==> run M <==
==> flow/design.v <==
module FpCustomAddSub 
# (
	parameter	ManWidth	=	16,
	parameter	ExpWidth	=	6
)
(Rst_i,Clk_i,A_i,B_i,AddSub_i,Nd_i,Result_o,ResultValid_o);	
	function integer Log2;
	input integer value;
		begin
			Log2 = 0;
			while (value > 1) begin
				value   = value >> 1;
				Log2    = Log2 + 1;
			end
		end
	endfunction
	localparam	InOutWidth	=	1+ExpWidth+ManWidth;
	localparam	ExtManWidth	=	ManWidth+1;
	localparam	Stages	=	Log2(InOutWidth);
	input	Rst_i;
	input	Clk_i;
	input	[InOutWidth-1:0]	A_i;
	input	[InOutWidth-1:0]	B_i;
	input	AddSub_i;
	input	Nd_i;
	output	[InOutWidth-1:0]	Result_o;
	output	ResultValid_o;
	wire	signB	=	B_i[InOutWidth-1]^AddSub_i;
	wire	[InOutWidth-2:0]	absA	=	A_i[InOutWidth-2:0];
	wire	[InOutWidth-2:0]	absB	=	B_i[InOutWidth-2:0];
	reg		[InOutWidth-1:0]	muxA;
	reg		[InOutWidth-1:0]	muxB;
	reg	impliedA;
	reg	impliedB;
	reg	[InOutWidth-1:0]	muxAReg;
	reg	[InOutWidth-1:0]	muxBReg;
	reg	[ExpWidth-1:0]		expDiff;
	reg	addSubOrepation;
	wire	[ManWidth:0]	manA	=	{impliedA,	muxAReg[ManWidth-1:0]};
	wire	[ManWidth:0]	manB	=	{impliedB,	muxBReg[ManWidth-1:0]};
	reg	[ManWidth:0]	manANorm;
	reg	[ManWidth:0]	manBNorm;
	reg	addSubOrepationReg;
	reg	[ExtManWidth:0]	manSum;
	wire	[Stages-1:0]	distance;
	wire	[ExtManWidth+1:0]	dataArray	[0:Stages];
	wire	[Stages+1:0]	distanceR	=	{2'b00,distanceR1};
	reg		[ExtManWidth-1:0]	manSumReg;
	wire	[ExtManWidth-1:0]	normCMan	=	manSumReg	<<	distanceR1[Stages-1:0];	 
	reg	[ManWidth-1:0]	manC;
	reg	[ExpWidth-1:0]	expAPipe	[0:4];
	reg	[ExpWidth-1:0]	expC;
	reg	[4:0]	signC;
	reg	[8:0]	valid;
	assign  dataArray [0]	=	manSum;		
	assign	Result_o	=	{signC[4],expC,manC};
	assign	ResultValid_o	=	valid[4];
	always	@(*)	begin
		if	(absA<absB)	begin
			muxA	<=	{signB,absB};
			muxB	<=	{A_i[InOutWidth-1],absA};
		end	else	begin
			muxA	<=	{A_i[InOutWidth-1],absA};
			muxB	<=	{signB,absB};
		end 
	end
	always	@(posedge	Clk_i)	begin
		if	(muxA	[InOutWidth-2 -:ExpWidth]	==	8'h00)	begin	 
			impliedA	<=	1'b0;	 
		end	else	begin
			impliedA	<=	1'b1;	 
		end
		if	(muxB	[InOutWidth-2 -:ExpWidth]	==	8'h00)	begin	 
			impliedB	<=	1'b0;
		end	else	begin
			impliedB	<=	1'b1;
		end
		muxAReg	<=	muxA;
		muxBReg	<=	muxB;
		expDiff	<=	muxA[InOutWidth-2 -:ExpWidth]	-	muxB[InOutWidth-2 -:ExpWidth];	 
		addSubOrepation	<=	muxA[InOutWidth-1]	^	muxB[InOutWidth-1];	 
	end
	always	@(posedge	Clk_i)	begin
		manANorm	<=	manA;
		manBNorm	<=	manB	>>	expDiff;	 
		addSubOrepationReg <= addSubOrepation;
	end
	always	@(posedge	Clk_i)	begin
		if	(Rst_i)	begin
			manSum	<=	{ExtManWidth{1'b0}};
		end	else	if	(!addSubOrepationReg)	begin
			manSum	<=	{1'b0,	manANorm}	+	{1'b0,	manBNorm};
		end	else	begin
			manSum	<=	{1'b0,	manANorm}	-	{1'b0,	manBNorm};
		end
	end
	genvar	i;
	generate	
		for (i=0; i<Stages; i=i+1)	begin: searchMSB
			wire [ExtManWidth+1:0] dataIn;	
			wire [ExtManWidth+1:0] shitedDataOut;
			wire [ExtManWidth+1:0] dataOut;
			assign  dataIn = dataArray[i];
			wire    shiftDesired = ~|(dataIn[ExtManWidth+1:ExtManWidth+1-(1 << (Stages-1-i))]);
			assign  distance[(Stages-1-i)] = shiftDesired;		
			assign  shitedDataOut = dataIn << (1 << (Stages-1-i));	
			assign  dataOut = shiftDesired ? shitedDataOut : dataIn;	
			assign  dataArray[i+1] = dataOut;
		end
		reg	[Stages-1:0]	distanceR1;
		always	@(posedge	Clk_i)	begin
			distanceR1	<=	distance;
		end
	endgenerate	
	always	@(posedge	Clk_i)	begin
		manSumReg	<=	manSum	[ExtManWidth-1 -:ExtManWidth];
	end
	always	@(posedge	Clk_i)	begin
		if	(Rst_i)	begin
			manC	<=	{ManWidth{1'b0}};
		end	else	begin
			manC	<=	normCMan	[ExtManWidth-1 -:ManWidth];	 
		end
	end
	always	@(posedge	Clk_i)	begin	
		expAPipe[0]	<=	muxA[InOutWidth-2 -:ExpWidth];	 
		expAPipe[1]	<=	expAPipe[0];
		expAPipe[2]	<=	expAPipe[1];
		expAPipe[3]	<=	expAPipe[2];
		expAPipe[4]	<=	expAPipe[3];
	end
	always	@(posedge	Clk_i)	begin
		if	(&distanceR1)	begin
			expC	<=	{ExpWidth{1'b0}};
		end	else	begin
			if	(expAPipe[3]	>=	distanceR)	begin
				expC	<=	expAPipe[3]-distanceR+1;			 
			end	else	begin
				expC	<=	{{ExpWidth+1{1'b0}},1'b1};
			end
		end	
	end
	always	@(posedge	Clk_i)	begin
		signC	<=	{signC[3:0],	muxA[InOutWidth-1]};
	end
	always	@(posedge	Clk_i)	begin
		valid	<=	{valid[7:0],Nd_i};
	end	
endmodule
==> flow/run.sh <==
#!/bin/bash
# the make line also repeats each setting of config.mk as NAME=value (left out here)
make -C /OpenROAD-flow-scripts/flow DESIGN_CONFIG=/design/flow/config.mk WORK_HOME=/design/flow/orfs CLKGATE_MAP_FILE= finish
==> flow/config.mk <==
export PLATFORM = sky130hd
export DESIGN_NAME = FpCustomAddSub
export DESIGN_NICKNAME = FpCustomAddSub
export VERILOG_FILES = /design/flow/design.v
export SDC_FILE = /design/flow/constraint.sdc
export NUM_CORES = 4
export LEC_CHECK = 0
export ABC_AREA = 1
export CAP_MARGIN = 0
export CELL_PAD_IN_SITES_DETAIL_PLACEMENT = 0
export CELL_PAD_IN_SITES_GLOBAL_PLACEMENT = 0
export CORE_MARGIN = 2
export CORE_UTILIZATION = 72
export CTS_CLUSTER_DIAMETER = 92
export CTS_CLUSTER_SIZE = 32
export MAX_ROUTING_LAYER = met5
export PLACE_DENSITY = 0.62
export SLEW_MARGIN = 5
export TNS_END_PERCENT = 85
==> flow/constraint.sdc <==
create_clock -name core_clock -period 2.86 [get_ports {Clk_i}]
set_input_delay 0.5720 -clock core_clock [delete_from_list [all_inputs] [get_ports {Clk_i}]]
set_output_delay 0.5720 -clock core_clock [all_outputs]
set_load 0.01 [all_outputs]
==> run P (differences from run M) <==
ABC_AREA = default   (was 1)
CAP_MARGIN = 20   (was 0)
CELL_PAD_IN_SITES_DETAIL_PLACEMENT = default   (was 0)
CELL_PAD_IN_SITES_GLOBAL_PLACEMENT = default   (was 0)
CTS_CLUSTER_DIAMETER = default   (was 92)
CTS_CLUSTER_SIZE = default   (was 32)
MAX_ROUTING_LAYER = default   (was met5)
PLACE_DENSITY = 0.92   (was 0.62)
SETUP_SLACK_MARGIN = -0.16   (was default)
SLEW_MARGIN = 20   (was 5)
TNS_END_PERCENT = default   (was 85)
==> flow/constraint.sdc (replaced) <==
create_clock -name core_clock -period 3.3 [get_ports {Clk_i}]
set_input_delay 0.6600 -clock core_clock [delete_from_list [all_inputs] [get_ports {Clk_i}]]
set_output_delay 0.6600 -clock core_clock [all_outputs]
set_load 0.01 [all_outputs]
==> run C (differences from run M) <==
ABC_AREA = 0   (was 1)
CAP_MARGIN = 20   (was 0)
CELL_PAD_IN_SITES_GLOBAL_PLACEMENT = 1   (was 0)
CTS_CLUSTER_SIZE = 84   (was 32)
PLACE_DENSITY = default   (was 0.62)
PLACE_DENSITY_LB_ADDON = 0.0   (was default)
SETUP_SLACK_MARGIN = 0.47   (was default)
SLEW_MARGIN = 0   (was 5)
==> flow/constraint.sdc (replaced) <==
create_clock -name core_clock -period 1.62 [get_ports {Clk_i}]
set_input_delay 0.3240 -clock core_clock [delete_from_list [all_inputs] [get_ports {Clk_i}]]
set_output_delay 0.3240 -clock core_clock [all_outputs]
set_load 0.01 [all_outputs]
==> run G (differences from run M) <==
ABC_AREA = default   (was 1)
CAP_MARGIN = 20   (was 0)
CELL_PAD_IN_SITES_DETAIL_PLACEMENT = default   (was 0)
CELL_PAD_IN_SITES_GLOBAL_PLACEMENT = default   (was 0)
CTS_CLUSTER_DIAMETER = default   (was 92)
CTS_CLUSTER_SIZE = 96   (was 32)
MAX_ROUTING_LAYER = default   (was met5)
PLACE_DENSITY = 0.39   (was 0.62)
SLEW_MARGIN = 20   (was 5)
TNS_END_PERCENT = default   (was 85)
==> flow/constraint.sdc (replaced) <==
create_clock -name core_clock -period 4.66 [get_ports {Clk_i}]
set_input_delay 0.9320 -clock core_clock [delete_from_list [all_inputs] [get_ports {Clk_i}]]
set_output_delay 0.9320 -clock core_clock [all_outputs]
set_load 0.01 [all_outputs]
==> comparison table <==
| quantity | run C | run G | run M | run P |
|---|---|---|---|---|
| Result of the run | did not finish | finished clean | failed layout checks | did not finish |
| Failing step | global placement without I/O | - | - | global routing |
| Layout check failures | - | - | negative setup slack | - |
| Max-capacitance violation count | - | 0 | 0 | - |
| Number of non-clock buffers | - | 81 | 128 | - |
| Area growth syn-to-layout | - | 18.2% | 26.4% | - |
| Reg2Reg Setup Slack | - | 640 ps | -980 ps | - |
| Maximum fanout along the worst path | - | 6 | 5 | - |
| Setup slack of the critical path after layout | - | 643 ps | -981 ps | - |
| Static Leakage | - | 0.00384 uW | 0.00459 uW | - |
| FF-to-FF End | - | manSum[17] | manSum[17] | - |
| Combinational share of power | - | 0.430 | 0.488 | - |
| Instance area at placement | - | 8500 um2 | 8820 um2 | 8900 um2 |
| Chip Width | 107 um | 107 um | 107 um | 107 um |
| Total power draw | - | 6080 uW | 11500 uW | - |
| CP startpoint | - | manBNorm[1] | manBNorm[4] | - |
| Cell internal power dissipation | - | 3740 uW | 6380 uW | - |
| Sort of element at the end of the critical path | - | flip-flop | flip-flop | - |
| Number of resized instances in the post-cts repair step | - | 0 | 8 | 15 |
| Seq_cells | - | 171 | 171 | - |
| Post-layout period usage | - | 0.862 | 1.34 | - |
| Pwr/cell area | - | 671 nW/um2 | 1190 nW/um2 | - |
| Post-detail-place hpwl | - | 12600 um | 13000 um | 13700 um |
| Clock transition time at the flip-flop clock pins of the worst setup and hold paths | - | 70 ps | 70 ps | - |
| Antenna cells | - | 0 | 0 | - |
| Top-level I/O count | - | 74 | 74 | 74 |
Power is estimated from default activity; no workload was simulated.
